## Dmac_Top
module Dmac_Top (
    input  logic        clk,
    input  logic        rst,
    input  logic        write,
    input  logic        HSel,
    input  logic [1:0]  STrans,
    input  logic [31:0] HWData,
    input  logic [31:0] HAddr,
    input  logic [31:0] MRData,
    input  logic        HReady,
    input  logic [1:0]  M_HResp,
    output logic HReadyOut,
    output logic [1:0] S_HResp,
    input  logic [1:0]  DmacReq,      
    input  logic        Bus_Grant,   
    output logic [31:0] MAddress,
    output logic [31:0] MWData,
    output logic [3:0]  MBurst_Size,
    output logic        MWrite,
    output logic [1:0]  MTrans,
    output logic [3:0]  MWStrb,
    output logic        Bus_Req,
    output logic        Interrupt,
    output logic [1:0]  ReqAck
);
Settings: LEC_CHECK=0, CAP_MARGIN=20, CORE_MARGIN=2, CORE_UTILIZATION=40, PLACE_DENSITY=0.6, SLEW_MARGIN=20; clock period 10.1 ns.
run.sh (not shown) runs the stock make flow with config.mk's settings and CLKGATE_MAP_FILE=.
The starting point ran to the end with no violations.
Then changed:
- CORE_UTILIZATION: 40 -> 61
- CTS_CLUSTER_SIZE: default -> 100
- clock period: 10.1 -> 7.7 ns (I/O delays scaled with it)
Cell count goes down by roughly a tenth.
Design area fell slightly.
Die size shrinks by a quarter to a third.
Sequential share of layout area came out higher by 0.69 points.
Clock-buffer cell count goes up by 3.
Non-clock buffer count stays the same.
Critical path depth went down by 1.
Then changed:
- CORE_UTILIZATION: 61 -> 70
- CTS_CLUSTER_SIZE: 100 -> default
- HOLD_SLACK_MARGIN: default -> -0.1
- SETUP_SLACK_MARGIN: default -> 0.61
- clock period: 7.7 -> 4.82 ns (I/O delays scaled with it)
Outcome: This time the run reached the layout checks and failed them: negative setup slack; wire length goes up by 22%; worst setup slack gets worse by 1.3 ns; first-iteration DRC count went up by 52%; count of clock-buffer cells in the layout came out lower by 16; hold slack gets worse by 0.0039 ns; core utilization grows by 12 points; design area is higher by 2.5%; flip-flop count is unchanged; clock skew came out higher by 0.029 ns; die area falls by 13%.
Then changed:
- ABC_AREA: default -> 1
- CORE_UTILIZATION: 70 -> 71
- HOLD_SLACK_MARGIN: -0.1 -> default
- SETUP_SLACK_MARGIN: 0.61 -> default
- clock period: 4.82 -> 2.6 ns (I/O delays scaled with it)
Effect:
- With this change the flow died in global routing (5_1_grt), error GRT-0232
- die area went up by 7.0%
- area after synthesis climbs by 8.7%
- synthesized cell count is higher by about 70%

========
Dmac_Top again, from the RTL that the note above started with.
==> flow/config.mk <==
export PLATFORM = sky130hd
export DESIGN_NAME = Dmac_Top
export DESIGN_NICKNAME = Dmac_Top
export VERILOG_FILES = /design/flow/design.v
export SDC_FILE = /design/flow/constraint.sdc
export NUM_CORES = 4
export LEC_CHECK = 0
export CAP_MARGIN = 20
export CORE_MARGIN = 2
export CORE_UTILIZATION = 61
export CTS_CLUSTER_SIZE = 48
export PLACE_DENSITY = 0.65
export SLEW_MARGIN = 20
==> flow/constraint.sdc <==
create_clock -name core_clock -period 5.34 [get_ports {clk}]
set_input_delay 1.0680 -clock core_clock [delete_from_list [all_inputs] [get_ports {clk}]]
set_output_delay 1.0680 -clock core_clock [all_outputs]
set_load 0.01 [all_outputs]
Then changed:
--- a/flow/config.mk
+++ b/flow/config.mk
@@ -7,6 +7,7 @@
 export LEC_CHECK = 0
 export CAP_MARGIN = 20
+export CORE_ASPECT_RATIO = 0.53
 export CORE_MARGIN = 2
-export CORE_UTILIZATION = 61
+export CORE_UTILIZATION = 72
 export CTS_CLUSTER_SIZE = 48
 export PLACE_DENSITY = 0.65
==> flow/constraint.sdc (replaced) <==
create_clock -name core_clock -period 6.46 [get_ports {clk}]
set_input_delay 1.2920 -clock core_clock [delete_from_list [all_inputs] [get_ports {clk}]]
set_output_delay 1.2920 -clock core_clock [all_outputs]
set_load 0.01 [all_outputs]
After rerunning:
- The changed run produced a clean layout
- cell area falls by 3.0%
- clock power falls by 28%
- die area falls by 15%
- synthesized area stays the same
- power falls by 22%
- count of clock-buffer cells in the layout falls by 41
Then changed:
--- a/flow/config.mk
+++ b/flow/config.mk
@@ -7,8 +7,6 @@
 export LEC_CHECK = 0
 export CAP_MARGIN = 20
-export CORE_ASPECT_RATIO = 0.53
 export CORE_MARGIN = 2
-export CORE_UTILIZATION = 72
-export CTS_CLUSTER_SIZE = 48
-export PLACE_DENSITY = 0.65
+export CORE_UTILIZATION = 44
+export PLACE_DENSITY = 0.6
 export SLEW_MARGIN = 20
==> flow/constraint.sdc (replaced) <==
create_clock -name core_clock -period 5.41 [get_ports {clk}]
set_input_delay 1.0820 -clock core_clock [delete_from_list [all_inputs] [get_ports {clk}]]
set_output_delay 1.0820 -clock core_clock [all_outputs]
set_load 0.01 [all_outputs]
What happened: The changed run went through all stages and came out clean; utilization shrinks by 29 points; worst setup slack improves by 0.057 ns; global-route usage came out lower by 17 points.
Then changed:
--- a/flow/config.mk
+++ b/flow/config.mk
@@ -8,5 +8,5 @@
 export CAP_MARGIN = 20
 export CORE_MARGIN = 2
-export CORE_UTILIZATION = 44
-export PLACE_DENSITY = 0.6
+export CORE_UTILIZATION = 70
+export CTS_CLUSTER_SIZE = 36
 export SLEW_MARGIN = 20
==> flow/constraint.sdc (replaced) <==
create_clock -name core_clock -period 4.78 [get_ports {clk}]
set_input_delay 0.9560 -clock core_clock [delete_from_list [all_inputs] [get_ports {clk}]]
set_output_delay 0.9560 -clock core_clock [all_outputs]
set_load 0.01 [all_outputs]
=> This time the run completed and failed the layout checks on negative setup slack; setup slack got worse by 0.15 ns; utilization goes up by 30 points; final area goes down by 1.3%; cell count shrinks by 11%; power is higher by 10%.
Then changed:
--- a/flow/config.mk
+++ b/flow/config.mk
@@ -6,7 +6,8 @@
 export NUM_CORES = 4
 export LEC_CHECK = 0
+export ABC_AREA = 1
 export CAP_MARGIN = 20
 export CORE_MARGIN = 2
-export CORE_UTILIZATION = 70
-export CTS_CLUSTER_SIZE = 36
+export CORE_UTILIZATION = 72
+export PLACE_DENSITY = 0.43
 export SLEW_MARGIN = 20
==> flow/constraint.sdc (replaced) <==
create_clock -name core_clock -period 2.91 [get_ports {clk}]
set_input_delay 0.5820 -clock core_clock [delete_from_list [all_inputs] [get_ports {clk}]]
set_output_delay 0.5820 -clock core_clock [all_outputs]
set_load 0.01 [all_outputs]
=> The new run stopped in global routing (5_1_grt) on GRT-0232; synthesized area grows by 8.7%; synthesized cell count grows by 69%; die area grows by 5.6%.
Then changed:
--- a/flow/config.mk
+++ b/flow/config.mk
@@ -6,8 +6,7 @@
 export NUM_CORES = 4
 export LEC_CHECK = 0
-export ABC_AREA = 1
 export CAP_MARGIN = 20
 export CORE_MARGIN = 2
-export CORE_UTILIZATION = 72
-export PLACE_DENSITY = 0.43
+export CORE_UTILIZATION = 26
+export PLACE_DENSITY = 0.6
 export SLEW_MARGIN = 20
==> flow/constraint.sdc (replaced) <==
create_clock -name core_clock -period 14.6 [get_ports {clk}]
set_input_delay 2.9200 -clock core_clock [delete_from_list [all_inputs] [get_ports {clk}]]
set_output_delay 2.9200 -clock core_clock [all_outputs]
set_load 0.01 [all_outputs]
With this change the flow completed with no timing, DRC or antenna violations.
Area after synthesis falls by 8.0%.
Die size rises to 2.5 times its value.
Synthesized cell count falls by 41%.
Power is estimated from default activity; no workload was simulated.
